Design hbridgecontroller, start of the top module:
module hbridgecontroller(
input PCLK, 				 
input PRESERN, 				 
input PSEL, 				 
input PENABLE, 				 
output wire PREADY, 		 
output wire PSLVERR,		 
input PWRITE,				 
input [31:0] PADDR,			 
input wire [31:0] PWDATA,	 
output reg [31:0] PRDATA,	 
output reg motor1_pwm,
output reg motor2_pwm,
output reg [1:0] motor1_ctrl,
output reg [1:0] motor2_ctrl
); 
assign PSLVERR = 0;
assign PREADY = 1;
wire write_enable = (PENABLE && PWRITE && PSEL);
wire read_enable = (!PWRITE && PSEL); 
wire M1CTRL_WRITE = write_enable && (PADDR[15:0] == 16'h0000);
wire M1CTRL_READ = read_enable && (PADDR[15:0] == 16'h0000);
wire M2CTRL_WRITE = write_enable && (PADDR[15:0] == 16'h0004);
wire M2CTRL_READ = read_enable && (PADDR[15:0] == 16'h0004);
wire M1SPEED_WRITE = write_enable && (PADDR[15:0] == 16'h0008);
wire M1SPEED_READ = read_enable && (PADDR[15:0] == 16'h0008);
wire M2SPEED_WRITE = write_enable && (PADDR[15:0] == 16'h000c);
wire M2SPEED_READ = read_enable && (PADDR[15:0] == 16'h000c);
reg [31:0] counter;
parameter PWM_PERIOD = 200000;   
reg [31:0] M1_duty, M2_duty;
reg [31:0] M1_duty_v, M2_duty_v;
always @(posedge PCLK)
begin
    if (!PRESERN) counter = 0;
    else if (counter >= PWM_PERIOD) counter = 0;
    else counter = counter + 1;
    if (counter < M1_duty && M1_duty > (PWM_PERIOD >> 4)) motor1_pwm <= 1;
    else motor1_pwm <= 0;
    if (counter < M2_duty && M2_duty > (PWM_PERIOD >> 4)) motor2_pwm <= 1;
    else motor2_pwm <= 0;
end
always @(posedge PCLK)
begin
    M1_duty_v = M1_duty;
    M2_duty_v = M2_duty;
	if(!PRESERN)
	begin
        M1_duty_v = 0;
        M2_duty_v = 0;
        motor1_ctrl = 2'b10;
        motor2_ctrl = 2'b10;
    end
    if (M1CTRL_WRITE)
    begin
        if (PWDATA != 0) motor1_ctrl = 2'b01;
        else motor1_ctrl = 2'b10;
    end
    else if (M1CTRL_READ)
    begin
        if (motor1_ctrl == 2'b10) PRDATA = 1;
        else PRDATA = 0;
    end
    if (M2CTRL_WRITE)
    begin
        if (PWDATA != 0) motor2_ctrl = 2'b01;
        else motor2_ctrl = 2'b10;
    end
    else if (M2CTRL_READ)
    begin
        if (motor2_ctrl == 2'b10) PRDATA = 1;
        else PRDATA = 0;
    end
    else if (M1SPEED_WRITE) 
    begin
        M1_duty_v = (PWM_PERIOD * PWDATA[15:0]) >> 8;
        if (M1_duty_v > PWM_PERIOD) M1_duty_v = PWM_PERIOD;
    end
  ...
==> flow/config.mk <==
export PLATFORM = sky130hd
export DESIGN_NAME = hbridgecontroller
export DESIGN_NICKNAME = hbridgecontroller
export VERILOG_FILES = /design/flow/design.v
export SDC_FILE = /design/flow/constraint.sdc
export NUM_CORES = 4
export LEC_CHECK = 0
export CAP_MARGIN = 20
export CORE_MARGIN = 2
export CORE_UTILIZATION = 40
export CTS_CLUSTER_DIAMETER = 165
export CTS_CLUSTER_SIZE = 93
export SLEW_MARGIN = 20
export TNS_END_PERCENT = 15
==> flow/constraint.sdc <==
create_clock -name core_clock -period 30.0 [get_ports {PCLK}]
set_input_delay 6.0000 -clock core_clock [delete_from_list [all_inputs] [get_ports {PCLK}]]
set_output_delay 6.0000 -clock core_clock [all_outputs]
set_load 0.01 [all_outputs]
run.sh (not shown) runs the stock make flow with config.mk's settings and CLKGATE_MAP_FILE=.
Next try:
- ABC_AREA: not set -> 1
- CORE_UTILIZATION: 40 -> 49
- CTS_CLUSTER_DIAMETER: 165 -> 386
- CTS_CLUSTER_SIZE: 93 -> 98
- PLACE_DENSITY: not set -> 0.38
- TNS_END_PERCENT: 15 -> not set
Outcome:
- maximum frequency came out higher by 17%
- global-route usage hardly moves
- sequential power is about the same
- power came out higher by 2.5%
- sequential share of layout area came out higher by 0.14 points
- utilization came out higher by 9.3 points
- cell area came out lower by 1.0%
- via count came out lower by 12%
- setup slack is better by 3400 ps
- clock power came out higher by about 2%
Next try:
- CELL_PAD_IN_SITES_DETAIL_PLACEMENT: not set -> 1
- CELL_PAD_IN_SITES_GLOBAL_PLACEMENT: not set -> 2
- CORE_UTILIZATION: 49 -> 23
- CTS_CLUSTER_SIZE: 98 -> 47
- PLACE_DENSITY: 0.38 -> 0.9
The changed run completed with no timing, DRC or antenna violations.
Total power grows by a few percent.
Area after synthesis stays the same.
Non-clock buffer count rises by 2.
Worst setup slack got worse by 510 ps.
Utilization goes down by 28 points.
Wire length climbs by roughly a tenth.
First-iteration DRC count decreases by roughly a tenth.
Global-route usage drops by 11 points.
Count of clock-buffer cells in the layout increases by 2.
Combinational power increases by a few percent.
Worst hold slack hardly moves.
Next try:
- ABC_AREA: 1 -> not set
- CELL_PAD_IN_SITES_DETAIL_PLACEMENT: 1 -> 2
- CELL_PAD_IN_SITES_GLOBAL_PLACEMENT: 2 -> not set
- CORE_UTILIZATION: 23 -> 40
- CTS_CLUSTER_DIAMETER: 386 -> not set
- CTS_CLUSTER_SIZE: 47 -> not set
- HOLD_SLACK_MARGIN: not set -> 0.23
- PLACE_DENSITY: 0.9 -> not set
=>
- design area went down by 2.2%
- maximum frequency falls by 22%
- setup slack loses 5900 ps
- power goes up by 9.8%
- via count goes up by 35%
- first-iteration DRC count climbs to 4.5 times its value
- sequential share of layout area rises by 0.31 points
- final cell count is lower by 17%
- global-route usage is higher by 29 points
Power figures rest on the tool's default switching activity, not on a simulated workload.
